==> run K: inputs <==
==> flow/design.v (excerpt) <==
module breakout(
    input logic clk,
    input logic right,
    input logic left,
    input logic reset,
    output logic [2:0] red,
    output logic [2:0] green,
    output logic [2:0] blue,
    output logic hsync,
    output logic vsync
    );
clock: 5.77 ns
lec_check: 0
cap_margin: 20
cell_pad_in_sites_detail_placement: 1
core_aspect_ratio: 0.84
core_margin: 2
core_utilization: 37
cts_cluster_diameter: 119
place_density_lb_addon: 0.11
setup_slack_margin: 0.78
slew_margin: 20
run.sh (not shown) runs the stock make flow with config.mk's settings and CLKGATE_MAP_FILE=.
==> inputs of run R, as changes to run K <==
Settings changed: ABC_AREA set to 1, CELL_PAD_IN_SITES_DETAIL_PLACEMENT 1 to unset, CORE_ASPECT_RATIO 0.84 to unset, CORE_UTILIZATION 37 to 72, CTS_CLUSTER_DIAMETER 119 to unset, PLACE_DENSITY_LB_ADDON 0.11 to 0.02, SETUP_SLACK_MARGIN 0.78 to unset.
==> flow/constraint.sdc (replaced) <==
create_clock -name core_clock -period 3.61 [get_ports {clk}]
set_input_delay 0.7220 -clock core_clock [delete_from_list [all_inputs] [get_ports {clk}]]
set_output_delay 0.7220 -clock core_clock [all_outputs]
set_load 0.01 [all_outputs]
==> inputs of run E, as changes to run K <==
Settings changed: CELL_PAD_IN_SITES_DETAIL_PLACEMENT 1 to unset, CORE_ASPECT_RATIO 0.84 to unset, CORE_UTILIZATION 37 to 59, CTS_CLUSTER_DIAMETER 119 to 259, CTS_CLUSTER_SIZE set to 100, PLACE_DENSITY_LB_ADDON 0.11 to unset, SETUP_SLACK_MARGIN 0.78 to unset, TNS_END_PERCENT set to 10.
==> flow/constraint.sdc (replaced) <==
create_clock -name core_clock -period 8.0 [get_ports {clk}]
set_input_delay 1.6000 -clock core_clock [delete_from_list [all_inputs] [get_ports {clk}]]
set_output_delay 1.6000 -clock core_clock [all_outputs]
set_load 0.01 [all_outputs]
==> comparison table <==
Outcome: run R failed layout checks; run E no timing/DRC/antenna violations; run K no timing/DRC/antenna violations
Violated checks: run R setup timing; run E -; run K -
Initial cell density of the core: run R 73.7%; run E 60.4%; run K 37.5%
Via density per instance: run R 6.52; run E 6.17; run K 5.77
Met3 layer wire length in the routed design: run R 5.03 mm; run E 1.74 mm; run K 1.07 mm
Proportion of cell area occupied by registers: run R 23.6%; run E 29.0%; run K 28.3%
Final hold slack: run R 0.448 ns; run E 0.452 ns; run K 0.455 ns
Longest individual stage delay on the worst path: run R 0.37 ns; run E 0.67 ns; run K 0.35 ns
XOR-XNOR Cells, Area Fraction: run R 3.59%; run E 6.27%; run K 6.27%
AND-OR/OR-AND Cells, Area Fraction: run R 13.0%; run E 23.8%; run K 23.8%
Worst EP required: run R 2.89 ns; run E 6.40 ns; run K 4.62 ns
Global-route wire length before repair: run R 58.2 mm; run E 43.1 mm; run K 50.5 mm
Bufs and invs on worst path: run R 4; run E 1; run K 2
Chip height: run R 129 um; run E 135 um; run K 155 um
Pint: run R 3060 uW; run E 1350 uW; run K 1830 uW
Final Wtd Congestion: run R 1.01; run E 0.856; run K 0.809
Power dissipated in the clock network: run R 1860 uW; run E 839 uW; run K 1110 uW
Footprint of the flip-flops and latches: run R 0.00314 mm2; run E 0.00312 mm2; run K 0.00314 mm2

* * *

==> inputs of 06-06 <==
Starting RTL as in the previous note.
export LEC_CHECK = 0
export ABC_AREA = 1
export CAP_MARGIN = 20
export CORE_MARGIN = 2
export CORE_UTILIZATION = 71
export CTS_CLUSTER_DIAMETER = 70
export HOLD_SLACK_MARGIN = -0.09
export MIN_ROUTING_LAYER = met1
export PLACE_DENSITY_LB_ADDON = 0.27
export SETUP_SLACK_MARGIN = 1.31
export SLEW_MARGIN = 20
export TNS_END_PERCENT = 80
create_clock -name core_clock -period 4.44 [get_ports {clk}]
==> 04-09: changes against 06-06 <==
- CORE_UTILIZATION: 71 -> 44
- CTS_CLUSTER_DIAMETER: 70 -> 259
- CTS_CLUSTER_SIZE: not set -> 100
- HOLD_SLACK_MARGIN: -0.09 -> not set
- MIN_ROUTING_LAYER: met1 -> not set
- PLACE_DENSITY_LB_ADDON: 0.27 -> not set
- SETUP_SLACK_MARGIN: 1.31 -> not set
- TNS_END_PERCENT: 80 -> 100
==> flow/constraint.sdc (replaced) <==
create_clock -name core_clock -period 8.0 [get_ports {clk}]
set_input_delay 1.6000 -clock core_clock [delete_from_list [all_inputs] [get_ports {clk}]]
set_output_delay 1.6000 -clock core_clock [all_outputs]
set_load 0.01 [all_outputs]
==> 05-03: changes against 06-06 <==
- CORE_UTILIZATION: 71 -> 65
- CTS_CLUSTER_DIAMETER: 70 -> not set
- HOLD_SLACK_MARGIN: -0.09 -> not set
- MIN_ROUTING_LAYER: met1 -> not set
- PLACE_DENSITY_LB_ADDON: 0.27 -> not set
- SETUP_SLACK_MARGIN: 1.31 -> not set
- TNS_END_PERCENT: 80 -> not set
==> flow/constraint.sdc (replaced) <==
create_clock -name core_clock -period 4.68 [get_ports {clk}]
set_input_delay 0.9360 -clock core_clock [delete_from_list [all_inputs] [get_ports {clk}]]
set_output_delay 0.9360 -clock core_clock [all_outputs]
set_load 0.01 [all_outputs]
==> 01-11: changes against 06-06 <==
- CTS_CLUSTER_DIAMETER: 70 -> 350
- HOLD_SLACK_MARGIN: -0.09 -> not set
- PLACE_DENSITY_LB_ADDON: 0.27 -> 0.07
- SETUP_SLACK_MARGIN: 1.31 -> not set
- TNS_END_PERCENT: 80 -> 35
==> flow/constraint.sdc (replaced) <==
create_clock -name core_clock -period 3.9 [get_ports {clk}]
set_input_delay 0.7800 -clock core_clock [delete_from_list [all_inputs] [get_ports {clk}]]
set_output_delay 0.7800 -clock core_clock [all_outputs]
set_load 0.01 [all_outputs]
==> impl_metrics.ini <==
; generated from flow reports
[cells_and_area]
final_util = 0.8244
n_clock_buffer = 17
n_all_buffers = 68

[global_route]
grt_pass1_vias = 11170

[critical_path]
rr_worst_depth = 21
critPathBufInv = 5
r2r-end = game_inst.brick_alive48
worstSetupEndpoint = red[1]

[status]
status = no timing/DRC/antenna violations

[power]
switching_share = 0.2910
power_density_nw_per_um2 = 291.8
pwr-share-seq = 0.394
ir_worst_vdd_mv = 0.3078

[sta]
rsz0062_at_grt = yes

[detailed_routing]
route.met3.wl_um = 4163

[floorplan]
nWellTaps = 211
(the above is from 06-06)
==> impl_metrics.ini <==
; generated from flow reports
[status]
status = no timing/DRC/antenna violations

[critical_path]
cp.arrival_ns = 4.46
r2r-end = game_inst.a[2]
crit_path_frequent_cell = nand2_1
rr_worst_depth = 18
critPathMaxStageDelay_ns = 0.54

[cells_and_area]
final_util = 0.4819
n_clock_buffer = 18
clkCellAreaFrac = 0.05005

[detailed_routing]
drc = 0
route.met3.wl_um = 2213

[power]
switching_share = 0.3006
ir_worst_vdd_mv = 0.1258
power_density_nw_per_um2 = 158.5
pwr-share-seq = 0.420

[synthesis]
netlist_area_um2 = 11210

[sta]
maxClockFrequency_mhz = 164.9

[global_route]
grt_pass1_vias = 10550

[floorplan]
nWellTaps = 330
(the above is from 04-09)
==> impl_metrics.ini <==
; generated from flow reports
[status]
status = no timing/DRC/antenna violations

[power]
power_density_nw_per_um2 = 267.2
ir_worst_vdd_mv = 0.2882
pwr-share-seq = 0.424

[cells_and_area]
n_all_buffers = 41
final_util = 0.7118

[critical_path]
critPathBufInv = 3
r2r-end = game_inst.brick_alive48

[detailed_routing]
route.met3.wl_um = 3281
(the above is from 05-03)
==> impl_metrics.ini <==
; generated from flow reports
[critical_path]
cp_max_fo = 3
rr_worst_depth = 21

[detailed_routing]
route.met3.wl_um = 4534
vias_per_cell = 6.327

[cells_and_area]
n_all_buffers = 118
n_clock_buffer = 18

[power]
pwr-share-seq = 0.414
power_density_nw_per_um2 = 307.0
ir_worst_vdd_mv = 0.2799
switching_share = 0.3064

[status]
status = finished with violations
so_faults = setup timing

[cts]
h-tree-depth = 4
cts_resized = 57

[synthesis]
synth_nets = 1811

[global_route]
grt_pass1_vias = 11520

[sta]
timing.final.ws_setup_ns = -0.1807
setup_viol_count_final = 9

[floorplan]
nWellTaps = 211
(the above is from 01-11)
Power figures rest on the tool's default switching activity, not on a simulated workload.
